==> design.v <==
module datapath (
    part,
    clock,
    value,
    positive,
    reset,
    counter,
    result
);
    input part;
    input clock;
    input [15:0] value;
    input positive;
    input reset;
    output [15:0] counter;
    output [15:0] result;
    wire [15:0] _65 = 16'b0000000000000000;
    wire [15:0] _64 = 16'b0000000000000000;
    wire _102;
    wire _100;
    wire _101;
    wire _103;
    wire [15:0] _104;
    wire _96;
    wire _92;
    wire _93;
    wire _90;
    wire _91;
    wire _94;
    wire _95;
    wire _97;
    wire [15:0] _98;
    wire _86;
    wire _84;
    wire _81;
    wire _82;
    wire _79;
    wire _80;
    wire _83;
    wire _85;
    wire _87;
    wire [15:0] _88;
    wire [41:0] _73 = 42'b000000000000000000000010100011110101110001;
    wire [25:0] _71 = 26'b00000000000000000000000000;
    wire [41:0] _72;
    wire [83:0] _74;
    wire [57:0] _75;
    wire [25:0] _70 = 26'b00000000000000000000000000;
    wire [83:0] _76;
    wire [15:0] _77;
    wire [15:0] _78;
    wire [15:0] _89;
    wire [15:0] _99;
    wire [15:0] _105;
    wire [15:0] _67 = 16'b0000000000000001;
    wire [15:0] _68;
    wire [15:0] _62 = 16'b0000000000000000;
    wire [15:0] _58 = 16'b0000000001100100;
    wire [41:0] _53 = 42'b000000000000000000000010100011110101110001;
    wire [25:0] _51 = 26'b00000000000000000000000000;
    wire [41:0] _52;
    wire [83:0] _54;
    wire [57:0] _55;
    wire [25:0] _50 = 26'b00000000000000000000000000;
    wire [83:0] _56;
    wire [15:0] _57;
    wire [31:0] _59;
    wire [15:0] _60;
    wire [15:0] _48 = 16'b0000000000110010;
    wire [15:0] _44 = 16'b0000000001100100;
    wire [41:0] _39 = 42'b000000000000000000000010100011110101110001;
    wire [25:0] _37 = 26'b00000000000000000000000000;
    wire [41:0] _38;
    wire [83:0] _40;
    wire [57:0] _41;
    wire [25:0] _36 = 26'b00000000000000000000000000;
    wire [83:0] _42;
    wire [15:0] _43;
    wire [31:0] _45;
    wire [15:0] _46;
    wire [15:0] _34;
    wire [15:0] _29 = 16'b0000000001100100;
    wire [41:0] _24 = 42'b000000000000000000000010100011110101110001;
    wire [25:0] _22 = 26'b00000000000000000000000000;
    wire [41:0] _23;
    wire [83:0] _25;
    wire [57:0] _26;
    wire [25:0] _21 = 26'b00000000000000000000000000;
    wire [83:0] _27;
    wire [15:0] _28;
    wire [31:0] _30;
    wire [15:0] _31;
    wire [15:0] _32;
    wire [15:0] _19 = 16'b0000000001100100;
    wire [15:0] _20;
    wire [15:0] _33;
    wire [15:0] _35;
    wire [15:0] _47;
    wire [15:0] _49;
    wire [15:0] _61;
    wire _63;
    wire [15:0] _69;
    wire _2;
    wire [15:0] _106;
    wire [15:0] _107;
    wire [15:0] _3;
    reg [15:0] _66;
    wire vdd = 1'b1;
    wire [15:0] _16 = 16'b0000000000000000;
    wire [15:0] _15 = 16'b0000000000000000;
    wire _6;
    wire [15:0] _137 = 16'b0000000000110010;
    wire [15:0] _133 = 16'b0000000001100100;
    wire [41:0] _128 = 42'b000000000000000000000010100011110101110001;
    wire [25:0] _126 = 26'b00000000000000000000000000;
    wire [41:0] _127;
    wire [83:0] _129;
    wire [57:0] _130;
    wire [25:0] _125 = 26'b00000000000000000000000000;
    wire [83:0] _131;
    wire [15:0] _132;
    wire [31:0] _134;
    wire [15:0] _135;
    wire [15:0] _123;
    wire [15:0] _118 = 16'b0000000001100100;
    wire [41:0] _113 = 42'b000000000000000000000010100011110101110001;
    wire [25:0] _111 = 26'b00000000000000000000000000;
    wire [41:0] _112;
    wire [83:0] _114;
    wire [57:0] _115;
    wire [25:0] _110 = 26'b00000000000000000000000000;
    wire [83:0] _116;
    wire [15:0] _117;
    wire [31:0] _119;
    wire [15:0] _120;
    wire [15:0] _8;
    wire [15:0] _121;
    wire [15:0] _108 = 16'b0000000001100100;
    wire [15:0] _109;
    wire [15:0] _122;
    wire _10;
    wire [15:0] _124;
    wire [15:0] _136;
    wire _12;
    wire [15:0] _138;
    wire [15:0] _13;
    reg [15:0] _18;
    assign _102 = _49 == _62;
    assign _100 = _18 == _62;
    assign _101 = ~ _100;
    assign _103 = _101 & _102;
    assign _104 = _103 ? _67 : _62;
    assign _96 = _49 < _18;
    assign _92 = _49 == _62;
    assign _93 = ~ _92;
    assign _90 = _18 == _62;
    assign _91 = ~ _90;
    assign _94 = _91 & _93;
    assign _95 = _94 & _10;
    assign _97 = _95 & _96;
    assign _98 = _97 ? _67 : _62;
    assign _86 = _18 < _49;
    assign _84 = ~ _10;
    assign _81 = _49 == _62;
    assign _82 = ~ _81;
    assign _79 = _18 == _62;
    assign _80 = ~ _79;
    assign _83 = _80 & _82;
    assign _85 = _83 & _84;
    assign _87 = _85 & _86;
    assign _88 = _87 ? _67 : _62;
    assign _72 = { _71, _8 };
    assign _74 = _72 * _73;
    assign _75 = _74[83:26];
    assign _76 = { _70, _75 };
    assign _77 = _76[15:0];
    assign _78 = _66 + _77;
    assign _89 = _78 + _88;
    assign _99 = _89 + _98;
    assign _105 = _99 + _104;
    assign _68 = _66 + _67;
    assign _52 = { _51, _49 };
    assign _54 = _52 * _53;
    assign _55 = _54[83:26];
    assign _56 = { _50, _55 };
    assign _57 = _56[15:0];
    assign _59 = _57 * _58;
    assign _60 = _59[15:0];
    assign _38 = { _37, _35 };
    assign _40 = _38 * _39;
    assign _41 = _40[83:26];
    assign _42 = { _36, _41 };
    assign _43 = _42[15:0];
    assign _45 = _43 * _44;
    assign _46 = _45[15:0];
    assign _34 = _18 + _32;
    assign _23 = { _22, _8 };
    assign _25 = _23 * _24;
    assign _26 = _25[83:26];
    assign _27 = { _21, _26 };
    assign _28 = _27[15:0];
    assign _30 = _28 * _29;
    assign _31 = _30[15:0];
    assign _32 = _8 - _31;
    assign _20 = _18 + _19;
    assign _33 = _20 - _32;
    assign _35 = _10 ? _34 : _33;
    assign _47 = _35 - _46;
    assign _49 = _12 ? _48 : _47;
    assign _61 = _49 - _60;
    assign _63 = _61 == _62;
    assign _69 = _63 ? _68 : _66;
    assign _2 = part;
    assign _106 = _2 ? _105 : _69;
    assign _107 = _12 ? _62 : _106;
    assign _3 = _107;
    always @(posedge _6) begin
        _66 <= _3;
    end
    assign _6 = clock;
    assign _127 = { _126, _124 };
    assign _129 = _127 * _128;
    assign _130 = _129[83:26];
    assign _131 = { _125, _130 };
    assign _132 = _131[15:0];
    assign _134 = _132 * _133;
    assign _135 = _134[15:0];
    assign _123 = _18 + _121;
    assign _112 = { _111, _8 };
    assign _114 = _112 * _113;
    assign _115 = _114[83:26];
    assign _116 = { _110, _115 };
    assign _117 = _116[15:0];
    assign _119 = _117 * _118;
    assign _120 = _119[15:0];
    assign _8 = value;
    assign _121 = _8 - _120;
    assign _109 = _18 + _108;
    assign _122 = _109 - _121;
    assign _10 = positive;
    assign _124 = _10 ? _123 : _122;
    assign _136 = _124 - _135;
    assign _12 = reset;
    assign _138 = _12 ? _137 : _136;
    assign _13 = _138;
    always @(posedge _6) begin
        _18 <= _13;
    end
    assign counter = _18;
    assign result = _66;
endmodule
==> run.sh <==
#!/bin/bash
# the make line also repeats each setting of config.mk as NAME=value (left out here)
make -C /OpenROAD-flow-scripts/flow DESIGN_CONFIG=/design/flow/config.mk WORK_HOME=/design/flow/orfs CLKGATE_MAP_FILE= finish
==> config.mk <==
export PLATFORM = sky130hd
export DESIGN_NAME = datapath
export DESIGN_NICKNAME = datapath
export VERILOG_FILES = /design/flow/design.v
export SDC_FILE = /design/flow/constraint.sdc
export NUM_CORES = 4
export LEC_CHECK = 0
export ABC_AREA = 0
export CAP_MARGIN = 20
export CORE_MARGIN = 10
export CORE_UTILIZATION = 55
export MIN_ROUTING_LAYER = met1
export PLACE_DENSITY_LB_ADDON = 0.22
export SETUP_SLACK_MARGIN = -2.0
export SLEW_MARGIN = 20
==> constraint.sdc <==
create_clock -name core_clock -period 46.6 [get_ports {clock}]
set_input_delay 9.3200 -clock core_clock [delete_from_list [all_inputs] [get_ports {clock}]]
set_output_delay 9.3200 -clock core_clock [all_outputs]
set_load 0.01 [all_outputs]
==> results of run 1 <==
-- cell type report --
class                      instances  area, sq um  share of cell area [%]
timing repair buffer              62        589.3                   2.445
inverter                         613         2301                   9.547
tap                              532        665.6                   2.762
clock buffer                       7        152.6                  0.6333
sequential                        32        640.6                   2.658
multi-input combinational       1812        19750                   81.95
-- through the flow --
| stage | hold slack (ns) | worst slack (ns) | instance area [sq um] |
|---|---|---|---|
| 2_1_floorplan | 0.5023 | 6.856 | 22760 |
| 3_3_place_gp | 0.4718 | 4.173 | 23950 |
| 3_5_place_dp | 0.4814 | 3.355 | 23950 |
| 4_1_cts | 0.4886 | 3.535 | 24100 |
| 5_1_grt | 0.5476 | 1.014 | 24100 |
| 6_report | 0.4868 | 3.460 | 24100 |
-- per-layer routing --
layer / routed length, microns / part of all wire [%]
met1: 24580 / 45
met2: 26600 / 49
met3: 2107 / 3.9
met4: 1245 / 2.3
met5: 0 / 0
==> run notes, run 1 <==
Implementation results. Setup TNS landed at 0 ns. The chip area line in the Yosys stat output reads 22760 sq um. Global routing used 28.92% of the available met1 tracks.

For the worst flop-to-flop path, the logic depth is between 100 and 150. The cell-mix breakdown from Yosys lists the compound-gate area share as between 10% and 20%. HPWL after detailed placement landed at around 49 mm. Setup repair after global routing left no endpoint under its margin.

The die is 223.4 microns wide. Logic depth of the worst setup path including buffers landed at about 140. Sequential area share after synthesis landed at between 2 and 3%.

Via total after detailed routing landed at 17090. The synthesis report lists the most area-consuming cells as sky130_fd_sc_hd__ha_1, sky130_fd_sc_hd__fa_1, sky130_fd_sc_hd__inv_1. The pre-antenna-repair detailed-routing pass consisted of 5 iterations. The run finished with no timing, DRC or antenna violations. The longest incremental delay of any stage on the critical path is reported as 0.70 ns. Final cell count without fillers landed at 3058. Number of DRC violations after detailed-routing iteration 0 landed at ~950.

Mean routed wirelength per cell landed at 17.83 microns. Slew at the pin with the worst max-slew slack landed at about 0.87 ns. Input and output buffers added on the ports amount to 51. The most critical min-delay path falls under reg2reg. Per the hold report, the tightest min-delay path originates at _66[15].

Number of design rule violations left after detail routing landed at 0. Cell resize tally after clock tree synthesis landed at 0.

For this run, the post-layout net count is 3495. The clock tree synthesis step divided the H-tree into 2 levels. CTS added clock buffers totalling 5. Global placer's final weighted congestion landed at 0.9549. For this run, the script counts the antenna cells in the layout as 0. Wire length reported by the detailed router landed at about 55 mm. Number of buffers added for setup after CTS landed at 0. The worst setup path is launched from an input pin. The synthesized netlist contains 80 unique library cells.

Number of standard cells reported by yosys landed at approximately 2500. Relative to the synthesized area, the layout overhead comes to 5.893%. The data arrival time reported for the critical path is between 40 and 50 ns. The skew report gives the latency at the later pin of the worst-skew pair as about 0.28 ns.

After detailed placement, the design holds a cell count of 3051. Among all stages on the critical path, the largest delay is contributed by sky130_fd_sc_hd__clkdlybuf4s50_1.

For this run, the number of Yosys warnings is 1. Count of warning messages emitted by the tools landed at 63. CTS reports a maximum clock tree buffer depth of 2. Area inside the core boundary landed at around 40000 sq um. The post-route utilization of the core is recorded as 59.03%.

The worst hold path passes through 2 cells. Simple-gate area share of the yosys netlist landed at under 10%. The registers of the reported paths see a clock transition of 0.05 ns.

After global routing, the most crowded layer is met2. Number of enable-type register cells in the synthesized netlist landed at 0. Number of ports placed on the die boundary landed at 52. Tracing the worst setup path back leads to its startpoint at value[4]. STA puts the critical path data required time at around 47 ns. Per the CTS log, the root buffer master is sky130_fd_sc_hd__clkbuf_16. Number of buffers and inverters on the critical path landed at 18. Post-cts hold-fix buffer tally landed at 0.

Total global routing track utilization landed at approximately 22%. Of all flip-flops after synthesis, the portion carrying an async set or reset was 0%. The synthesized design spends more area on one cell type than any other, namely sky130_fd_sc_hd__ha_1. For flop-to-flop paths, the worst setup slack is 20.83 ns. Met3 usage landed at 1.713%. For the worst reg-to-reg path, the startpoint reported by OpenROAD is _18[0].

TritonCTS built the clock tree. Per the timing report, the biggest fanout along the worst path comes to 11.

Looking at the hold checks, the worst path lands on _66[15]. The max-slew check reports its worst relative slack as 42.09%. Nets still carrying antenna violations after routing amount to 0. Per the post-synthesis report, the nets total between 3000 and 4000.

In the synthesized netlist the dominant register cell turns out to be sky130_fd_sc_hd__dfxtp_1. Counting endpoints that fail hold in the final report gives 0. Per the layout report, the design carries 3595 filler cells.

Fmax landed at about 23 MHz. Floorplan row count landed at around 74. Number of instances in the synthesized netlist landed at 2472. Subtracting the final worst setup slack from the clock period gives 43.14 ns. From bottom edge to top edge, the die measures roughly 220 microns. In the synthesized netlist, the dominant kind of combinational cell is adder cells. Per the synthesis report, the single largest cell type by area occupies around a third of cell area.

For this run the top cell type by instance count after synthesis was sky130_fd_sc_hd__ha_1. For reference, the mux area share after synthesis is 0.5222%. The routed design shows a via density per instance of 5.589.

After synthesis the cells add up to about 23000 sq um. Clock sink count landed at 32. Average cell area after synthesis landed at 9.207 sq um. The commonest cells after synthesis are sky130_fd_sc_hd__ha_1, sky130_fd_sc_hd__inv_1, sky130_fd_sc_hd__fa_1, sky130_fd_sc_hd__a21oi_1.

Entering global routing, the biggest net connects 41 pins. Number of synthesized register bits landed at 32. The number of maximum-capacitance violations recorded for the run is 0. The cell-mix breakdown from Yosys lists the XOR/XNOR area share as 4.618%. The die covers ~50000 sq um.

Post-route clock skew landed at around 0.0025 ns. Per STA, the worst path accumulates the most delay in the family adder cells.

STA classifies the critical path endpoint as a register. Number of pins exceeding their max-slew limit in the final report landed at 0. On met2, the global router reports a usage of 38.64%.

Following the worst setup path forward leads to its endpoint at _66[13]. The first global-routing pass estimated around 91 mm of wire. The capture point of the worst register-to-register path is recorded as _66[13]. Summing the areas of all fa, ha and maj instances in the mapped netlist gives 62.66% of the synthesized area. For this run, the final setup violation count is recorded as 0. At the floorplan stage, the core utilization is reported as 55.74%. In this design, the critical path's most frequently occurring cell is sky130_fd_sc_hd__fa_1. The global route stage reports its total congestion overflow as 0. The number of antenna violations at the first check in global routing is 0. The worst path uses 92.58% of the clock period. For reference, the most critical setup path is categorized as in2reg. The via count of the first global-routing pass came to 18230.
==> run 2: changes to the inputs <==
Settings changed: ABC_AREA 0 to unset, CORE_MARGIN 10 to 2, CORE_UTILIZATION 55 to 51, CTS_CLUSTER_DIAMETER set to 266, CTS_CLUSTER_SIZE set to 89, GPL_ROUTABILITY_DRIVEN set to 0, MIN_ROUTING_LAYER met1 to unset, PLACE_DENSITY_LB_ADDON 0.22 to unset, SETUP_SLACK_MARGIN -2.0 to 1.53, SLEW_MARGIN 20 to 40.
Clock period 46.6 ns to 66.0 ns, I/O delays scaled along.
==> run 2 against run 1 <==
  * Sequential cell count is the same
  * Critical endpoint unchanged
  * Via count decreased by 1.6%
  * Critical path depth shrank 7
  * Worst hold slack improved by 0.012 ns
  * Still clean on timing, DRC and antenna
  * First-iteration DRC count up 6.0%
==> run notes, run 2 <==
Implementation results. Number of input and output port buffers inserted landed at 51 (unchanged). Via count normalized by instance count landed at 5.395 (was 5.589). The share of synthesized registers carrying an async set or reset was 0% (unchanged).

The post-detailed-route count of antenna-violating nets was 0 (unchanged). The post-layout period usage of the worst path is 71.42% (was 92.58%). The endpoint of the most critical register-to-register path was _66[13] (unchanged).

Simple-gate area share of the yosys netlist landed at 8.779% (unchanged). Number of DRC violations after detailed-routing iteration 0 landed at 1007 (was 950). The number of buffers created by CTS came to 5 (unchanged).

The final global-route overflow total was 0 (unchanged). Area share of the leading cell type in the synthesized netlist landed at 34.69% (unchanged). The number of antenna diodes is 0 (unchanged). The total number of H-tree levels came to 2 (unchanged).

Number of standard cells reported by yosys landed at 2472 (unchanged). The main flop type after synthesis is sky130_fd_sc_hd__dfxtp_1 (unchanged). The final setup violation count was 0 (unchanged).

The cell type contributing the most total cell area after synthesis was sky130_fd_sc_hd__ha_1 (unchanged). Mean routed wirelength per cell landed at 17.85 microns (was 17.83 microns). The biggest fanout along the worst timing path was 11 (unchanged). The kind of cell with the highest combined delay on the critical path is adder cells (unchanged).

For the finished layout, the period the worst path requires is 47.14 ns. The number of maximum-capacitance violations was 0 (unchanged). The terminating pin of the worst hold path was _66[15] (unchanged). Number of synthesis warnings landed at 1 (unchanged). Number of enable-type register cells in the synthesized netlist landed at 0 (unchanged). The length of the first detailed-routing pass in iterations came to 6 (was 5).

Wire length of the first global-routing pass landed at 91.97 mm (was 90.87 mm). The minimum setup slack among reg-to-reg paths came to 40.10 ns (was 20.83 ns). Cell depth of the worst flop-to-flop path landed at 100 (was 101).

Sequential area share after synthesis landed at 2.815% (unchanged). The critical path endpoint is _66[13] (unchanged). The path category of the worst min-delay check is reg2reg (unchanged). Outcome: no timing/DRC/antenna violations (unchanged). Commonest cells post-synth: sky130_fd_sc_hd__ha_1, sky130_fd_sc_hd__inv_1, sky130_fd_sc_hd__fa_1, sky130_fd_sc_hd__a21oi_1 (unchanged). HPWL after detailed placement landed at 49.53 mm (was 48.63 mm). The logic depth of the worst setup path including buffers is 128 (was 135). Area fraction in compound gates landed at 10.21% (unchanged).

The type of destination of the critical path is a register (unchanged). Cell area after synthesis landed at 22760 sq um (unchanged). Number of buffers and inverters on the critical path landed at 19 (was 18). The cell resize tally after clock tree synthesis came to 0 (unchanged).

Initial core utilization landed at 51.58% (was 55.74%). Post-CTS clock slew at the launch and capture registers of the worst setup and hold paths landed at 0.06 ns (was 0.05 ns). Area reported by Yosys stat landed at 22760 sq um (unchanged).

Synthesized netlist net count landed at 3441 (unchanged). The wire length reported by the detailed router is 55.65 mm (was 54.53 mm). The number of antenna violations at the first check in global routing was 0 (unchanged). Setup TNS landed at 0 ns (unchanged).

The CTS tree was done (unchanged). Final count of hold timing violations landed at 0 (unchanged). Source-to-sink clock delay at the later pin of the worst-skew pair landed at 0.28 ns (about the same). The number of design rule violations left after detail routing was 0 (unchanged). The worst setup path startpoint was value[4] (unchanged). The worst hold path cell count is 2 (unchanged). The largest family of logic cells by area is adder cells (unchanged). The clock tree root buffer cell is sky130_fd_sc_hd__clkbuf_16 (unchanged). Number of buffers added for setup after CTS landed at 0 (unchanged).

Worst slew margin relative to its limit landed at 45.60% (was 42.09%). The horizontal die dimension came to 215.3 microns (was 223.4 microns). Main area contributors after synthesis: sky130_fd_sc_hd__ha_1, sky130_fd_sc_hd__fa_1, sky130_fd_sc_hd__inv_1 (unchanged). The launch instance of the worst min-delay path is _66[15] (unchanged).

Clock sink count landed at 32 (unchanged).

Adder-cell share of the synthesized area landed at 62.66% (unchanged). The multiplexer share of the synthesized area was 0.5222% (unchanged). Number of inserted filler cells in the final layout landed at 4142 (was 3595). The number of pins exceeding their max-slew limit in the final report was 0 (unchanged).

The slowest cell on the critical path is sky130_fd_sc_hd__clkdlybuf4s50_1 (unchanged). The area growth from synthesis to final layout is 6.217% (was 5.893%). Area fraction in xor and xnor cells landed at 4.618% (unchanged). The count of warning messages emitted by the tools was 63 (unchanged). Setup repair after global routing missed its margin: false (unchanged). Maximum number of pins on one net before global-route repair landed at 41 (unchanged).

The via total after detailed routing came to 16820 (was 17090). Post-layout net count landed at 3494 (was 3495). The number of instances in the synthesized netlist was 2472 (unchanged).

Slew at the pin with the worst max-slew slack landed at 0.7954 ns (was 0.8687 ns). The post-cts hold-fix buffer tally was 0 (unchanged). The maximum single-stage delay on the critical path was 0.69 ns (was 0.70 ns). The required time of the critical path was 66.21 ns (was 46.81 ns). The data arrival at the endpoint of the critical path is 47.35 ns (was 43.35 ns). The class of the most critical setup path was in2reg (unchanged). The area inside the core boundary came to 44120 sq um (was 40830 sq um).

Number of synthesized register bits landed at 32 (unchanged). Total global routing track utilization landed at 24.77% (was 22.08%). The most frequent cell after synthesis is sky130_fd_sc_hd__ha_1 (unchanged).

The floorplan row count came to 77 (was 74). The startpoint of the lowest-slack register-to-register path was _18[0] (unchanged). The startpoint class of the critical path is an input pin (unchanged). Total die size landed at 46330 sq um (was 49920 sq um).

The number of ports placed on the die boundary is 52 (unchanged). The post-route clock skew is 0.01075 ns (was 0.002466 ns). Count of different cell masters after synthesis landed at 80 (unchanged). Fmax landed at 21.21 MHz. The average cell area after synthesis was 9.207 sq um (unchanged). The buffer depth of the longest clock path was 2 (unchanged). Utilization after layout landed at 54.79% (was 59.03%). Vertical die size landed at 215.3 microns (was 223.4 microns). The via count of the first global-routing pass was 17760 (was 18230).
## run 2: final cells by class
class	count	area, sq um	share of cell area (%)
multi-input cells	1812	19760	81.72
inverters	613	2301	9.518
well taps	592	740.7	3.064
flip-flops and latches	32	640.6	2.650
repair buffers	61	585.6	2.422
clock buffers	7	152.6	0.6314
## run 2: through the flow
stage | setup WS (ns) | area [sq um] | instances | hold slack [ns]
detailed placement | 18.66 | 24020 | 3110 | 0.4926
global route | 16.56 | 24180 | 3117 | 0.5565
finish | 18.86 | 24180 | 3117 | 0.4990
global placement | 19.50 | 24020 | 3110 | 0.4750
floorplan | 22.38 | 22760 | 2472 | 0.5023
CTS | 18.89 | 24180 | 3117 | 0.4996
## run 2: routing by layer
layer,GRT usage (%),wire (microns),vias to the layer above
met5,0,0,-
met2,42.84,26610,345
li1,-,-,8264
met3,1.373,1754,66
met1,34.59,26180,8141
met4,4.506,1102,0
==> run 3: changes to the inputs <==
Settings changed: ABC_AREA set to 1, CAP_MARGIN 20 to 5, CORE_UTILIZATION 51 to 72, CTS_CLUSTER_DIAMETER 266 to 251, CTS_CLUSTER_SIZE 89 to 70, GPL_ROUTABILITY_DRIVEN 0 to unset, HOLD_SLACK_MARGIN set to -0.08, MAX_ROUTING_LAYER set to met4, SETUP_SLACK_MARGIN 1.53 to 5.0, SLEW_MARGIN 40 to 20, TNS_END_PERCENT set to 35.
Clock period 66.0 ns to 34.9 ns, I/O delays scaled along.
==> run 3 against run 2 <==
  * Global-route usage is 14 points higher
  * Count of clock-buffer cells in the layout up 1
  * Critical path depth rose by 13
  * Sequential share of layout area down 0.30 points
  * Highest routed layer unchanged
  * Worst setup slack got worse by 18 ns
==> run notes, run 3 <==
Implementation results. Outcome: no timing/DRC/antenna violations (unchanged). Sequential area share after synthesis landed at 2.683% (was 2.815%). The number of design rule violations left after detail routing came to 0 (unchanged). Floorplan row count landed at 66 (was 77). Main area contributors after synthesis: sky130_fd_sc_hd__ha_1, sky130_fd_sc_hd__fa_1, sky130_fd_sc_hd__inv_1 (unchanged). Final count of hold timing violations landed at 0 (unchanged). The area share of the leading cell type in the synthesized netlist came to 33.07% (was 34.69%).

The HPWL after detailed placement is 51.83 mm (was 49.53 mm). The number of inserted filler cells in the final layout was 1996 (was 4142). Total die size landed at 34630 sq um (was 46330 sq um). Number of ports placed on the die boundary landed at 52 (unchanged). Number of buffers created by CTS landed at 5 (unchanged).

Cell area after synthesis landed at 23870 sq um (was 22760 sq um). Wire length reported by the detailed router landed at 65.69 mm (was 55.65 mm). The via total after detailed routing was 20320 (was 16820).

The vertical die size came to 186.1 microns (was 215.3 microns). The startpoint class of the critical path is an input pin (unchanged). Average cell area after synthesis landed at 8.264 sq um (was 9.207 sq um). Sum of met2 wire segment lengths after detailed routing landed at 31.41 mm (was 26.61 mm). The adder-cell share of the synthesized area is 59.73% (was 62.66%).

The main flop type after synthesis was sky130_fd_sc_hd__dfxtp_1 (unchanged). The kind of cell with the highest combined delay on the critical path is adder cells (unchanged). The class of the most critical setup path was in2reg (unchanged).

The post-layout period usage of the worst path came to 96.65% (was 71.42%). The clock sink count came to 32 (unchanged). The post-layout net count came to 4031 (was 3494). The CTS tree was done (unchanged). The path category of the worst min-delay check was reg2reg (unchanged). The slowest cell on the critical path is sky130_fd_sc_hd__fa_1 (was sky130_fd_sc_hd__clkdlybuf4s50_1). The maximum number of pins on one net before global-route repair was 23 (was 41).

The startpoint of the lowest-slack register-to-register path is _18[2] (was _18[0]). The cell type contributing the most total cell area after synthesis is sky130_fd_sc_hd__ha_1 (unchanged). Slew at the pin with the worst max-slew slack landed at 0.9417 ns (was 0.7954 ns). The clock tree root buffer cell was sky130_fd_sc_hd__clkbuf_16 (unchanged).

The final global-route overflow total is 0 (unchanged). The congestion estimate from routability-driven global placement came to 0.9330. Total number of H-tree levels landed at 2 (unchanged). The critical path endpoint was _66[0] (was _66[13]). The most frequent cell after synthesis is sky130_fd_sc_hd__inv_1 (was sky130_fd_sc_hd__ha_1).

Count of different cell masters after synthesis landed at 59 (was 80). Fmax landed at 29.65 MHz. Number of buffers and inverters on the critical path landed at 27 (was 19). The mean routed wirelength per cell was 18.74 microns (was 17.85 microns). The detailed-routed wire length on met3 came to 4.541 mm (was 1.754 mm). Minimum setup slack among reg-to-reg paths landed at 14.22 ns (was 40.10 ns).

Buffer depth of the longest clock path landed at 2 (unchanged). Post-detailed-route count of antenna-violating nets landed at 0 (unchanged).

The data arrival at the endpoint of the critical path is 33.90 ns (was 47.35 ns). The type of destination of the critical path is a register (unchanged). The initial core utilization is 73.19% (was 51.58%). The source-to-sink clock delay at the later pin of the worst-skew pair was 0.28 ns (about the same). The multiplexer share of the synthesized area was 0% (was 0.5222%). The synthesized netlist net count is 3858 (was 3441). Number of antenna diodes landed at 0 (unchanged). The launch instance of the worst min-delay path is _66[15] (unchanged). Area fraction in xor and xnor cells landed at 3.669% (was 4.618%). The area fraction in compound gates was 8.380% (was 10.21%). The simple-gate area share of the yosys netlist is 13.24% (was 8.779%). Number of DRC violations after detailed-routing iteration 0 landed at 1423 (was 1007). The logic depth of the worst setup path including buffers was 141 (was 128).

The number of instances in the synthesized netlist was 2889 (was 2472). The endpoint of the most critical register-to-register path is _66[0] (was _66[13]). Post-route clock skew landed at 0.007036 ns (was 0.01075 ns). Total global routing track utilization landed at 39.04% (was 24.77%).

Commonest cells post-synth: sky130_fd_sc_hd__inv_1, sky130_fd_sc_hd__ha_1, sky130_fd_sc_hd__nand2_1, sky130_fd_sc_hd__fa_1, sky130_fd_sc_hd__nor2_1 (was sky130_fd_sc_hd__ha_1, sky130_fd_sc_hd__inv_1, sky130_fd_sc_hd__fa_1, sky130_fd_sc_hd__a21oi_1). Wire length of the first global-routing pass landed at 103.2 mm (was 91.97 mm). The largest family of logic cells by area was adder cells (unchanged). The length of routed wiring on met1 is 26.61 mm (was 26.18 mm). The cell depth of the worst flop-to-flop path was 115 (was 100).

Number of maximum-capacitance violations landed at 0 (unchanged). The number of standard cells reported by yosys is 2889 (was 2472). Final setup violation count landed at 0 (unchanged).

The number of antenna violations at the first check in global routing came to 0 (unchanged). Required time of the critical path landed at 35.07 ns (was 66.21 ns). Worst slew margin relative to its limit landed at 36.99% (was 45.60%). The post-CTS clock slew at the launch and capture registers of the worst setup and hold paths was 0.05 ns (was 0.06 ns). The share of synthesized registers carrying an async set or reset was 0% (unchanged). Number of synthesized register bits landed at 32 (unchanged). The setup TNS came to 0 ns (unchanged). Utilization after layout landed at 83.75% (was 54.79%).

Count of warning messages emitted by the tools landed at 68 (was 63). The worst setup path startpoint is value[3] (was value[4]). The area reported by Yosys stat came to 23870 sq um (was 22760 sq um). The biggest fanout along the worst timing path was 8 (was 11). Area inside the core boundary landed at 32620 sq um (was 44120 sq um). Via count of the first global-routing pass landed at 21220 (was 17760).

Setup repair after global routing missed its margin: true (was false). The worst hold path cell count was 2 (unchanged). Number of synthesis warnings landed at 1 (unchanged).

The highest layer used for signal routing is met4 (unchanged). The maximum single-stage delay on the critical path was 0.61 ns (was 0.69 ns). The via count normalized by instance count was 5.797 (was 5.395). The terminating pin of the worst hold path is _66[15] (unchanged). Number of pins exceeding their max-slew limit in the final report landed at 0 (unchanged). Number of enable-type register cells in the synthesized netlist landed at 0 (unchanged). Number of input and output port buffers inserted landed at 51 (unchanged). The final timing report derives a shortest allowable period of 33.73 ns. Horizontal die dimension landed at 186.1 microns (was 215.3 microns). Area growth from synthesis to final layout landed at 14.43% (was 6.217%). The length of the first detailed-routing pass in iterations is 8 (was 6).
[run 3: timing repair]
item,in CTS,in global routing
resized,170,140
setup buffers,79,23
pin swaps,158,124
hold buffers,0,0
gates cloned,2,1
setup endpoints to repair,16,16
[run 3: layout make-up]
class / instances / area [sq um] / share of cell area [%]
clock buffers: 8 / 146.4 / 0.5359
inverters: 750 / 2830 / 10.36
multi-input cells: 2096 / 21690 / 79.40
flip-flops and latches: 32 / 640.6 / 2.345
well taps: 442 / 553.0 / 2.024
repair buffers: 177 / 1458 / 5.336
[run 3: per-stage QoR]
step,area (sq um),instances,worst slack [ns],hold slack [ns]
after global placement,25300,3392,0.6743,0.5027
after global routing,27320,3505,0.05198,0.5553
after detailed placement,25300,3392,0.04245,0.5312
final,27320,3505,1.170,0.5387
after CTS,26600,3481,2.154,0.5390
after floorplan,24170,2889,3.118,0.5336
[run 3: routing by layer]
layer | GRT usage, % | vias to the layer above
met1 | 47.61 | 9780
met4 | 14.83 | 0
met2 | 65.67 | 784
met3 | 5.752 | 244
met5 | - | -
li1 | - | 9510
==> run 4: changes to the inputs <==
Settings changed: CORE_UTILIZATION 72 to 71, CTS_CLUSTER_DIAMETER 251 to 224, CTS_CLUSTER_SIZE 70 to 31, HOLD_SLACK_MARGIN -0.08 to -0.1, PLACE_DENSITY set to 0.65, SETUP_SLACK_MARGIN 5.0 to -0.84, TNS_END_PERCENT 35 to unset.
Clock period 34.9 ns to 30.5 ns, I/O delays scaled along.
==> run 4 against run 3 <==
  * Synthesized area did not move
  * The run now fails in 5_1_grt
  * Die area rose by 1.4%
  * Synthesized cell count did not move
==> run notes, run 4 <==
Implementation results. Outcome: aborted with a tool error (was no timing/DRC/antenna violations). Progress stopped at 5_1_grt. The first error in the log reads "[ERROR GRT-0232] Routing congestion too high. Check the congestion heatmap in the GUI". Area fraction in xor and xnor cells landed at 3.669% (unchanged). Simple-gate area share of the yosys netlist landed at 13.24% (unchanged). Area reported by Yosys stat landed at 23870 sq um (unchanged). The number of enable-type register cells in the synthesized netlist is 0 (unchanged).

Main area contributors after synthesis: sky130_fd_sc_hd__ha_1, sky130_fd_sc_hd__fa_1, sky130_fd_sc_hd__inv_1 (unchanged). The most frequent cell after synthesis is sky130_fd_sc_hd__inv_1 (unchanged). The buffer depth of the longest clock path was 2 (unchanged). The cell type contributing the most total cell area after synthesis is sky130_fd_sc_hd__ha_1 (unchanged).

The multiplexer share of the synthesized area is 0% (unchanged). Vertical die size landed at 187.4 microns (was 186.1 microns). Number of synthesized register bits landed at 32 (unchanged). The number of ports placed on the die boundary came to 52 (unchanged). The share of synthesized registers carrying an async set or reset is 0% (unchanged).

Number of standard cells reported by yosys landed at 2889 (unchanged). The clock tree root buffer cell is sky130_fd_sc_hd__clkbuf_16 (unchanged). Synthesized netlist net count landed at 3858 (unchanged). Final global-route overflow total landed at roughly 780.

The HPWL after detailed placement was 64.59 mm (was 51.83 mm). Initial core utilization landed at 71.74% (was 73.19%). Total global routing track utilization landed at between 80% and 90%.

Number of synthesis warnings landed at 1 (unchanged). Area share of the leading cell type in the synthesized netlist landed at 33.07% (unchanged). The main flop type after synthesis is sky130_fd_sc_hd__dfxtp_1 (unchanged). The floorplan row count was 67 (was 66). Count of different cell masters after synthesis landed at 59 (unchanged). Commonest cells post-synth: sky130_fd_sc_hd__inv_1, sky130_fd_sc_hd__ha_1, sky130_fd_sc_hd__nand2_1, sky130_fd_sc_hd__fa_1, sky130_fd_sc_hd__nor2_1 (unchanged). The total number of H-tree levels is 2 (unchanged). The number of buffers created by CTS was 5 (unchanged). The average cell area after synthesis came to 8.264 sq um (unchanged). Number of input and output port buffers inserted landed at 51 (unchanged). Post-placement cell area landed at 29200 sq um (was 25300 sq um). Cell area after synthesis landed at 23870 sq um (unchanged). Area fraction in compound gates landed at 8.380% (unchanged). The global placer's final weighted congestion was 1.019 (was 0.9330). The area inside the core boundary is 33280 sq um (was 32620 sq um). The sequential area share after synthesis was 2.683% (unchanged). Pre-CTS setup slack landed at -3.368 ns (was 0.04245 ns). The clock sink count was 32 (unchanged). Post-cts hold-fix buffer tally landed at 0 (unchanged). The horizontal die dimension is 187.4 microns (was 186.1 microns). The adder-cell share of the synthesized area is 59.73% (unchanged).

Number of instances in the synthesized netlist landed at 2889 (unchanged). Total die size landed at 35110 sq um (was 34630 sq um). The largest family of logic cells by area is adder cells (unchanged).
run 4: what timing repair did:
action | CTS
gates resized | 238
gates cloned | 3
buffers inserted | 63
setup endpoints to repair | 16
pin swaps | 165
run 4: metal layers:
layer	track usage, %	GRT overflow
met5	-	-
met1	84.31	15
met3	72.51	6
met2	105.7	557
met4	98.39	197
run 4: metrics by stage:
stage | instances | TNS (ns) | hold slack, ns
4_1_cts | 4002 | -23.44 | 0.5500
3_5_place_dp | 3933 | -53.45 | 0.5390
3_3_place_gp | 3933 | -31.55 | 0.5035
2_1_floorplan | 2889 | -12.45 | 0.5336
==> run 5: changes to the inputs <==
Settings changed: ABC_AREA 1 to unset, CAP_MARGIN 5 to 20, CORE_UTILIZATION 71 to 50, CTS_CLUSTER_DIAMETER 224 to unset, CTS_CLUSTER_SIZE 31 to unset, HOLD_SLACK_MARGIN -0.1 to 0.3, MAX_ROUTING_LAYER met4 to unset, PLACE_DENSITY 0.65 to unset, SETUP_SLACK_MARGIN -0.84 to unset.
Clock period 30.5 ns to 34.5 ns, I/O delays scaled along.
==> run 5 against run 4 <==
  * Now fails the layout checks on negative setup slack
  * Synthesized area down 4.7%
  * Die area up 35%
  * Synthesized cell count is 14% lower
==> run notes, run 5 <==
Implementation results. Post-route clock skew landed at slightly above 0.005 ns. Fmax landed at 27.43 MHz. The horizontal die dimension came to 217.4 microns (was 187.4 microns). The run reported a max-capacitance violation count of 0. STA classifies the critical path endpoint as a register. The most frequent cell after synthesis is sky130_fd_sc_hd__ha_1 (was sky130_fd_sc_hd__inv_1). Maximum number of pins on one net before global-route repair landed at 41. The number of enable-type register cells in the synthesized netlist came to 0 (unchanged). Floorplan row count landed at 78 (was 67). The via count of the first global-routing pass is 20380. Maximum single-stage delay on the critical path landed at 0.58 ns. Minimum setup slack among reg-to-reg paths landed at between 10 and 15 ns.

The cell type contributing the most total cell area after synthesis was sky130_fd_sc_hd__ha_1 (unchanged). Adder-cell share of the synthesized area landed at 62.66% (was 59.73%). Main area contributors after synthesis: sky130_fd_sc_hd__ha_1, sky130_fd_sc_hd__fa_1, sky130_fd_sc_hd__inv_1 (unchanged). Number of buffers created by CTS landed at 5 (unchanged).

The buffer depth of the longest clock path came to 2 (unchanged). Wire length of the first global-routing pass landed at between 100 and 150 mm. Post-CTS clock slew at the launch and capture registers of the worst setup and hold paths landed at 0.05 ns. STA classifies the critical path startpoint as an input pin. The number of standard cells reported by yosys came to 2472 (was 2889).

Total die size landed at 47240 sq um (was 35110 sq um). Final global-route overflow total landed at 0. The most critical hold endpoint after final layout shows a slack of 0.5124 ns.

The timing report shows the most common cell along the critical path to be sky130_fd_sc_hd__fa_1. Clock sink count landed at 32 (unchanged). The area fraction in xor and xnor cells is 4.618% (was 3.669%).

The net count of the finished layout is 4034. In the final routed layout, each cell accounts on average for ~17 microns. Setup TNS landed at -29.58 ns. The number of ports placed on the die boundary came to 52 (unchanged). Clock latency on the worst-skew pair, taken at its later pin, is approximately 0.28 ns.

The main flop type after synthesis was sky130_fd_sc_hd__dfxtp_1 (unchanged). The number of cells on the worst reg-to-reg path is between 100 and 150. The data arrival time reported for the critical path is around 37 ns. The script parses the final routing iteration and logs DRC violations as 0.

Cell area after synthesis landed at 22760 sq um (was 23870 sq um). Number of input and output port buffers inserted landed at 51 (unchanged). The setup path with the least slack is of type in2reg.

Post-detailed-route count of antenna-violating nets landed at 0. Worst hold path cell count landed at 2. Outcome: failed layout checks (was aborted with a tool error). Area fraction in compound gates landed at 10.21% (was 8.380%). In the finished design, the share of the clock period the worst path needs comes to 105.7%. Count of warning messages emitted by the tools landed at 66. Total number of H-tree levels landed at 2 (unchanged). Commonest cells post-synth: sky130_fd_sc_hd__ha_1, sky130_fd_sc_hd__inv_1, sky130_fd_sc_hd__fa_1, sky130_fd_sc_hd__a21oi_1 (was sky130_fd_sc_hd__inv_1, sky130_fd_sc_hd__ha_1, sky130_fd_sc_hd__nand2_1, sky130_fd_sc_hd__fa_1, sky130_fd_sc_hd__nor2_1).

Number of DRC violations after detailed-routing iteration 0 landed at 820. Number of instances in the synthesized netlist landed at 2472 (was 2889). Number of inserted filler cells in the final layout landed at 3820. Global routing consumed, over all layers together, between 20% and 30% of the routing resources. Vertical die size landed at 217.4 microns (was 187.4 microns).

The clock tree root buffer cell is sky130_fd_sc_hd__clkbuf_16 (unchanged). The area inside the core boundary is 45190 sq um (was 33280 sq um). Number of antenna diodes landed at 0. The HPWL after detailed placement was 54.88 mm (was 64.59 mm).

Via count normalized by instance count landed at 5.187. The endpoint of the worst hold path is reported as _66[15].

Per the timing report, the biggest fanout along the worst path comes to 3. The tightest min-delay check is of the reg2reg type. Utilization after layout landed at between 60% and 70%. Worst slew margin relative to its limit landed at 49.18%. Per STA, the startpoint of the critical path is value[5]. Global placer's final weighted congestion landed at 0.9331 (was 1.019). Post-placement cell area landed at 27980 sq um (was 29200 sq um). The slowest stage of the critical path belongs to the cell sky130_fd_sc_hd__or4_4. The synthesized netlist net count was 3441 (was 3858). Setup repair after global routing could not meet its margin everywhere. Wire length reported by the detailed router landed at about 62 mm. TritonCTS built the clock tree. In this run the critical register-to-register path is captured at _66[6]. The number of synthesis warnings is 1 (unchanged). For the worst min-delay path, the startpoint reported by OpenROAD is _66[15]. Walking the critical path from launch to capture passes 138 cell instances. Number of buffers and inverters on the critical path landed at 23. Final worst setup slack landed at -1.956 ns. Area reported by Yosys stat landed at 22760 sq um (was 23870 sq um). The initial core utilization came to 50.37% (was 71.74%).

The capture point of the critical path was reported as _66[6]. Number of synthesized register bits landed at 32 (unchanged). Counting I/O delays and the setup requirement, the final critical path takes 36.46 ns. The critical path endpoint has a required time of 34.70 ns. The average cell area after synthesis was 9.207 sq um (was 8.264 sq um).

Compared with the post-synthesis result, the final layout area differs by 29.61%. Looking at the reg2reg group, the worst path starts from _18[0]. Simple-gate area share of the yosys netlist landed at 8.779% (was 13.24%). Pins over their slew limit in the final report were tallied at 0.

With fillers left out, the area of the finished cells amounts to 29500 sq um. The pre-antenna-repair detailed-routing pass consisted of 6 iterations. Number of antenna violations at the first check in global routing landed at 0. Per STA, the worst path accumulates the most delay in the family adder cells. The sequential area share after synthesis came to 2.815% (was 2.683%). The reasons given for failing layout checks are negative setup slack. Via total after detailed routing landed at between 15000 and 20000. Final setup violation count landed at 16. Share of synthesized registers carrying an async set or reset landed at 0% (unchanged). Multiplexer share of the synthesized area landed at 0.5222% (was 0%).

The largest family of logic cells by area is adder cells (unchanged). Hold-check failures listed in the final report amount to 0. The transition time recorded at the tightest slew-check pin is 0.7431 ns. Count of different cell masters after synthesis landed at 80 (was 59). Area share of the leading cell type in the synthesized netlist landed at 34.69% (was 33.07%).
==> run 5: per-layer routing <==
metal	vias up	wire length, microns	track usage [%]
li1	9320	-	-
met1	9318	27670	35.32
met2	288	31360	49.00
met3	85	1460	1.132
met4	0	1794	6.644
met5	-	0	0
==> run 5: timing repair <==
action,in CTS,in global routing
hold buffers,0,0
pin swaps,124,74
endpoints found under the setup margin,16,16
gates resized,141,65
setup buffers,40,18
gates cloned,0,0
==> run 5: stage by stage <==
step,setup slack [ns],cells
after floorplan,-1.686,2472
after CTS,-1.797,3650
after global placement,-2.524,3604
after detailed placement,-3.164,3604
after global routing,-3.283,3665
final,-1.956,3665
==> run 5: cell type report <==
cell class | instances | area (sq um) | share of cell area, %
inverters | 613 | 2306 | 7.817
multi-input cells | 1812 | 20990 | 71.15
clock buffers | 7 | 152.6 | 0.5175
well taps | 600 | 750.7 | 2.545
flip-flops and latches | 32 | 640.6 | 2.172
repair buffers | 601 | 4661 | 15.80
==> run 6: changes to the inputs <==
Settings changed: ABC_AREA set to 1, CORE_UTILIZATION 50 to 71, CTS_CLUSTER_DIAMETER set to 223, HOLD_SLACK_MARGIN 0.3 to -0.08, SETUP_SLACK_MARGIN set to -2.0.
Clock period 34.5 ns to 28.6 ns, I/O delays scaled along.
==> run 6 against run 5 <==
  * The layout still fails its checks (negative setup slack)
  * Sequential share of layout area shrank 0.10 points
  * Clock skew grew 0.0051 ns
  * Final cell count grew 9.6%
  * Critical endpoint is now _66[10]
  * Non-clock buffer count grew 84
  * Core utilization grew 28 points
  * Register-to-register slack lost 5.3 ns
  * Global-route usage grew 21 points
  * Worst hold slack gained 0.012 ns
  * Cell area grew 5.0%
==> run notes, run 6 <==
Implementation results. Wire length reported by the detailed router landed at 98.59 mm (was 62.29 mm). Mean routed wirelength per cell landed at 24.54 microns (was 17.00 microns). Layout check failures: negative setup slack (unchanged). Logic depth of the worst setup path including buffers landed at 138 (unchanged).

The global placer's final weighted congestion is 0.9768 (was 0.9331).

The source-to-sink clock delay at the later pin of the worst-skew pair was 0.28 ns (about the same). The via count normalized by instance count was 6.466 (was 5.187). Clock sink count landed at 32 (unchanged). The post-CTS clock slew at the launch and capture registers of the worst setup and hold paths came to 0.06 ns (was 0.05 ns).

The largest family of logic cells by area was adder cells (unchanged). The number of antenna violations at the first check in global routing is 1 (was 0). Wire length of the first global-routing pass landed at 134.6 mm (was 101.4 mm).

The terminating pin of the worst hold path is _66[15] (unchanged). Number of input and output port buffers inserted landed at 51 (unchanged). The CTS tree is done (unchanged). The path category of the worst min-delay check is reg2reg (unchanged).

The final global-route overflow total was 0 (unchanged). Share of synthesized registers carrying an async set or reset landed at 0% (unchanged). The kind of cell with the highest combined delay on the critical path was adder cells (unchanged).

Area inside the core boundary landed at 33280 sq um (was 45190 sq um). Number of synthesized register bits landed at 32 (unchanged). Commonest cells post-synth: sky130_fd_sc_hd__inv_1, sky130_fd_sc_hd__ha_1, sky130_fd_sc_hd__nand2_1, sky130_fd_sc_hd__fa_1, sky130_fd_sc_hd__nor2_1 (was sky130_fd_sc_hd__ha_1, sky130_fd_sc_hd__inv_1, sky130_fd_sc_hd__fa_1, sky130_fd_sc_hd__a21oi_1).

The most frequent cell after synthesis is sky130_fd_sc_hd__inv_1 (was sky130_fd_sc_hd__ha_1). The utilization after layout was 93.07% (was 65.28%).

Post-route clock skew landed at 0.01018 ns (was 0.005079 ns). The via count of the first global-routing pass was 27120 (was 20380). The clock tree root buffer cell was sky130_fd_sc_hd__clkbuf_16 (unchanged).

Area fraction in compound gates landed at 8.380% (was 10.21%). The post-detailed-route count of antenna-violating nets is 0 (unchanged). Number of antenna diodes landed at 0 (unchanged).

Setup TNS landed at -101.55 ns (was -29.58 ns). Count of warning messages emitted by the tools landed at 68 (was 66). The total die size came to 35110 sq um (was 47240 sq um). The via total after detailed routing is 25980 (was 19010). Final setup violation count landed at 16 (unchanged). Number of enable-type register cells in the synthesized netlist landed at 0 (unchanged). The area fraction in xor and xnor cells is 3.669% (was 4.618%). The number of instances in the synthesized netlist is 2889 (was 2472). The number of synthesis warnings was 1 (unchanged). Count of different cell masters after synthesis landed at 59 (was 80). Number of buffers and inverters on the critical path landed at 33 (was 23). The critical path's most frequent cell is sky130_fd_sc_hd__inv_1 (was sky130_fd_sc_hd__fa_1). The type of destination of the critical path is a register (unchanged). The worst setup path startpoint is value[11] (was value[5]). The critical path endpoint is _66[10] (was _66[6]). Slew at the pin with the worst max-slew slack landed at 1.031 ns (was 0.7431 ns).

Maximum single-stage delay on the critical path landed at 0.93 ns (was 0.58 ns). Post-cts hold-fix buffer tally landed at 0 (unchanged). Vertical die size landed at 187.4 microns (was 217.4 microns). Cell depth of the worst flop-to-flop path landed at 113 (was 104). The main flop type after synthesis is sky130_fd_sc_hd__dfxtp_1 (unchanged). Main area contributors after synthesis: sky130_fd_sc_hd__ha_1, sky130_fd_sc_hd__fa_1, sky130_fd_sc_hd__inv_1 (unchanged).

Biggest fanout along the worst timing path landed at 7 (was 3). The class of the most critical setup path was in2reg (unchanged). Buffer depth of the longest clock path landed at 2 (unchanged). Sequential area share after synthesis landed at 2.683% (was 2.815%). The area reported by Yosys stat was 23870 sq um (was 22760 sq um).

The area growth from synthesis to final layout was 29.75% (was 29.61%). The slowest cell on the critical path was sky130_fd_sc_hd__fa_1 (was sky130_fd_sc_hd__or4_4). The number of maximum-capacitance violations came to 0 (unchanged). Total number of H-tree levels landed at 2 (unchanged). The startpoint of the lowest-slack register-to-register path is _18[0] (unchanged).

Outcome: failed layout checks (unchanged). Multiplexer share of the synthesized area landed at 0% (was 0.5222%). Initial core utilization landed at 71.74% (was 50.37%). The startpoint class of the critical path is an input pin (unchanged).

Horizontal die dimension landed at 187.4 microns (was 217.4 microns). The cell type contributing the most total cell area after synthesis is sky130_fd_sc_hd__ha_1 (unchanged). Worst hold path cell count landed at 2 (unchanged). The synthesized netlist net count was 3858 (was 3441). Cell area after synthesis landed at 23870 sq um (was 22760 sq um).

Setup repair after global routing missed its margin: true (unchanged). The area share of the leading cell type in the synthesized netlist came to 33.07% (was 34.69%). Minimum setup slack among reg-to-reg paths landed at 6.08 ns (was 11.35 ns). The simple-gate area share of the yosys netlist came to 13.24% (was 8.779%). The number of design rule violations left after detail routing came to 0 (unchanged).

Number of inserted filler cells in the final layout landed at 1195 (was 3820). Data arrival at the endpoint of the critical path landed at 35.17 ns (was 36.66 ns). The required time of the critical path came to 28.78 ns (was 34.70 ns). Worst slew margin relative to its limit landed at 31.20% (was 49.18%). Adder-cell share of the synthesized area landed at 59.73% (was 62.66%). The endpoint of the most critical register-to-register path is _66[10] (was _66[6]).

Final count of hold timing violations landed at 0 (unchanged). The number of buffers created by CTS is 5 (unchanged). Floorplan row count landed at 67 (was 78).

The maximum number of pins on one net before global-route repair came to 23 (was 41). The number of ports placed on the die boundary is 52 (unchanged). The worst hold slack came to 0.5248 ns (was 0.5124 ns). Length of the first detailed-routing pass in iterations landed at 16 (was 6). Fmax landed at about 29 MHz.

The number of pins exceeding their max-slew limit in the final report was 0 (unchanged). The HPWL after detailed placement was 64.57 mm (was 54.88 mm). After layout, the minimum clock period comes to 34.99 ns. The post-layout period usage of the worst path came to 122.3% (was 105.7%). Total global routing track utilization landed at 48.50% (was 27.01%). Number of standard cells reported by yosys landed at 2889 (was 2472). The post-layout net count came to 4539 (was 4034). Average cell area after synthesis landed at 8.264 sq um (was 9.207 sq um). Final worst setup slack landed at -6.389 ns (was -1.956 ns). Number of DRC violations after detailed-routing iteration 0 landed at 3219 (was 820). The launch instance of the worst min-delay path is _66[15] (unchanged).
==> run 6: metal layers <==
layer | routed length (microns) | global-route usage (%) | vias up
li1 | - | - | 10540
met1 | 30380 | 50.58 | 11930
met2 | 43670 | 84.63 | 2355
met3 | 11840 | 10.21 | 1156
met5 | 123 | 0 | -
met4 | 12570 | 39.28 | 6
==> run 6: per-stage QoR <==
step	cell area, sq um	std cells	setup WS [ns]
2_1_floorplan	24160	2889	-1.999
6_report	30980	4018	-6.389
3_3_place_gp	29560	3964	-3.394
4_1_cts	30540	4004	-3.251
3_5_place_dp	29560	3964	-4.746
5_1_grt	30980	4018	-7.120
==> run 6: repair_timing <==
| action | CTS | global route |
|---|---|---|
| resized | 140 | 68 |
| cloned | 3 | 0 |
| pin swaps | 106 | 51 |
| setup buffers | 33 | 15 |
| endpoints found under the setup margin | 16 | 16 |
==> run 6: final cells by class <==
type,instances,area (sq um),area share [%]
inverters,750,2825,9.121
repair buffers,685,5321,17.18
multi-input cells,2096,21490,69.39
flip-flops and latches,32,640.6,2.068
clock inverters,1,5.005,0.01616
clock buffers,6,128.9,0.4160
well taps,448,560.5,1.810
==> run 7: changes to the inputs <==
Settings changed: CORE_UTILIZATION 71 to 58, CTS_CLUSTER_DIAMETER 223 to 275, CTS_CLUSTER_SIZE set to 41, HOLD_SLACK_MARGIN -0.08 to unset, SETUP_SLACK_MARGIN -2.0 to unset.
Clock period 28.6 ns to 33.2 ns, I/O delays scaled along.
==> run 7 against run 6 <==
  * The run now finishes clean
  * Clock skew is 0.0039 ns lower
  * Global-route usage fell by 18 points
  * Critical path depth up 8
  * Count of clock-buffer cells in the layout up 1
  * Routed wire length is 33% lower
  * First-iteration DRC count decreased by 72%
  * Register-to-register slack gained 6.7 ns
  * Via count shrank 21%
  * Largest cell class unchanged
==> run notes, run 7 <==
Implementation results. Outcome: no timing/DRC/antenna violations (was failed layout checks). The via count of the first global-routing pass is 21470 (was 27120). The biggest fanout along the worst timing path came to 7 (unchanged).

The combined area of the multi-input logic cells is 21660 sq um (was 21490 sq um). The type of destination of the critical path was a register (unchanged). The terminating pin of the worst hold path was _66[15] (unchanged). Worst hold path cell count landed at 2 (unchanged). The synthesized netlist net count was 3858 (unchanged).

Average cell area after synthesis landed at 8.264 sq um (unchanged). Area fraction in xor and xnor cells landed at 3.669% (unchanged). The initial core utilization was 58.60% (was 71.74%).

The HPWL after detailed placement came to 56.20 mm (was 64.57 mm). Data arrival at the endpoint of the critical path landed at 32.90 ns (was 35.17 ns). The critical path endpoint is _66[8] (was _66[10]). The post-placement cell area came to 28010 sq um (was 29560 sq um). Number of antenna diodes landed at 0 (unchanged).

Clock sink count landed at 32 (unchanged). Worst hold slack landed at 0.5227 ns (was 0.5248 ns). Wire length reported by the detailed router landed at 65.56 mm (was 98.59 mm). The clock tree root buffer cell was sky130_fd_sc_hd__clkbuf_16 (unchanged). The most frequent cell after synthesis was sky130_fd_sc_hd__inv_1 (unchanged).

The slowest cell on the critical path is sky130_fd_sc_hd__fa_1 (unchanged). Cell area after synthesis landed at 23870 sq um (unchanged). The global placer's final weighted congestion came to 0.9326 (was 0.9768). Setup repair after global routing missed its margin: true (unchanged). The floorplan row count was 74 (was 67). Number of input and output port buffers inserted landed at 51 (unchanged). Share of synthesized registers carrying an async set or reset landed at 0% (unchanged). The adder-cell share of the synthesized area is 59.73% (unchanged).

Wire length of the first global-routing pass landed at 104.5 mm (was 134.6 mm). The number of buffers created by CTS was 5 (unchanged). Count of different cell masters after synthesis landed at 59 (unchanged). Via total after detailed routing landed at 20530 (was 25980).

The slew at the pin with the worst max-slew slack is 1.153 ns (was 1.031 ns). The post-route clock skew is 0.006284 ns (was 0.01018 ns). Minimum setup slack among reg-to-reg paths landed at 12.78 ns (was 6.08 ns). Number of synthesized register bits landed at 32 (unchanged). The source-to-sink clock delay at the later pin of the worst-skew pair was 0.28 ns (about the same).

Required time of the critical path landed at 33.42 ns (was 28.78 ns). Maximum single-stage delay on the critical path landed at 0.60 ns (was 0.93 ns). Number of DRC violations after detailed-routing iteration 0 landed at 893 (was 3219). The final instance area was 30010 sq um (was 30980 sq um). Commonest cells post-synth: sky130_fd_sc_hd__inv_1, sky130_fd_sc_hd__ha_1, sky130_fd_sc_hd__nand2_1, sky130_fd_sc_hd__fa_1, sky130_fd_sc_hd__nor2_1 (unchanged). The utilization after layout is 73.66% (was 93.07%).

The total die size is 42800 sq um (was 35110 sq um). The area reported by Yosys stat was 23870 sq um (unchanged). The final cell count without fillers is 3934 (was 4018). The kind of cell with the highest combined delay on the critical path is adder cells (unchanged). Buffer depth of the longest clock path landed at 2 (unchanged). Number of buffers and inverters on the critical path landed at 34 (was 33). The launch instance of the worst min-delay path is _66[15] (unchanged). Total global routing track utilization landed at 30.92% (was 48.50%). The startpoint of the lowest-slack register-to-register path is _18[2] (was _18[0]).

The number of synthesis warnings was 1 (unchanged). The final count of hold timing violations came to 0 (unchanged). The worst setup path startpoint is value[5] (was value[11]).

Multiplexer share of the synthesized area landed at 0% (unchanged). The setup TNS came to 0 ns (was -101.55 ns).

The class of the most critical setup path is in2reg (unchanged). The CTS tree was done (unchanged).

The startpoint class of the critical path was an input pin (unchanged). Logic depth of the worst setup path including buffers landed at 146 (was 138). Number of maximum-capacitance violations landed at 0 (unchanged). Main area contributors after synthesis: sky130_fd_sc_hd__ha_1, sky130_fd_sc_hd__fa_1, sky130_fd_sc_hd__inv_1 (unchanged). The endpoint of the most critical register-to-register path is _66[8] (was _66[10]). Number of design rule violations left after detail routing landed at 0 (unchanged).

Area used by sequential logic in the layout landed at 640.6 sq um (unchanged). Number of instances in the synthesized netlist landed at 2889 (unchanged). The area fraction in compound gates is 8.380% (unchanged).

The post-detailed-route count of antenna-violating nets is 0 (unchanged). Mean routed wirelength per cell landed at 16.67 microns (was 24.54 microns). The area growth from synthesis to final layout is 25.69% (was 29.75%). Length of the first detailed-routing pass in iterations landed at 5 (was 16).

The number of antenna violations at the first check in global routing came to 1 (unchanged). Via count normalized by instance count landed at 5.218 (was 6.466). The count of warning messages emitted by the tools was 66 (was 68). Pre-CTS setup slack landed at -1.404 ns (was -4.746 ns). The area inside the core boundary is 40740 sq um (was 33280 sq um). The post-layout period usage of the worst path is 98.42% (was 122.3%). The cell type contributing the most total cell area after synthesis is sky130_fd_sc_hd__ha_1 (unchanged). The number of pins exceeding their max-slew limit in the final report is 0 (unchanged). The simple-gate area share of the yosys netlist was 13.24% (unchanged).

Number of enable-type register cells in the synthesized netlist landed at 0 (unchanged). The final setup violation count was 0 (was 16). Number of ports placed on the die boundary landed at 52 (unchanged). Fmax landed at 30.60 MHz.

Horizontal die dimension landed at 206.9 microns (was 187.4 microns). The number of inserted filler cells in the final layout is 3230 (was 1195). Worst slew margin relative to its limit landed at 22.86% (was 31.20%). The sequential area share after synthesis came to 2.683% (unchanged). The total number of H-tree levels came to 2 (unchanged).

The post-layout net count came to 4370 (was 4539). The largest family of logic cells by area was adder cells (unchanged). The post-CTS clock slew at the launch and capture registers of the worst setup and hold paths is 0.05 ns (was 0.06 ns).

Cell depth of the worst flop-to-flop path landed at 118 (was 113). The final global-route overflow total was 0 (unchanged).

The final worst setup slack came to 0.5238 ns (was -6.389 ns). The main flop type after synthesis is sky130_fd_sc_hd__dfxtp_1 (unchanged). Vertical die size landed at 206.9 microns (was 187.4 microns). The path category of the worst min-delay check is reg2reg (unchanged). Total instance count after detailed placement landed at 3867 (was 3964).

The number of standard cells reported by yosys was 2889 (unchanged). Final critical delay including setup and external delays landed at ~33 ns. The maximum number of pins on one net before global-route repair was 23 (unchanged). The area share of the leading cell type in the synthesized netlist is 33.07% (unchanged).
## run 7: repair_timing
item	CTS	global route
resized	73	268
gates cloned	2	1
endpoints found under the setup margin	16	16
buffers inserted	20	38
hold buffers	0	0
pin swaps	44	178
## run 7: routing by layer
metal	share of wire [%]	GRT usage, %	up-vias
met5	0.020	1.037	-
met4	2.8	8.612	2
met3	4.1	4.097	109
met2	50	54.90	365
met1	43	39.24	9857
li1	-	-	10190
## run 7: final cells by class
type	instances	share of cell area, %
clock buffer	7	0.5087
clock inverter	1	0.1001
tap	532	2.218
timing repair buffer	516	13.42
multi-input combinational	2096	72.18
inverter	750	9.440
sequential	32	2.135
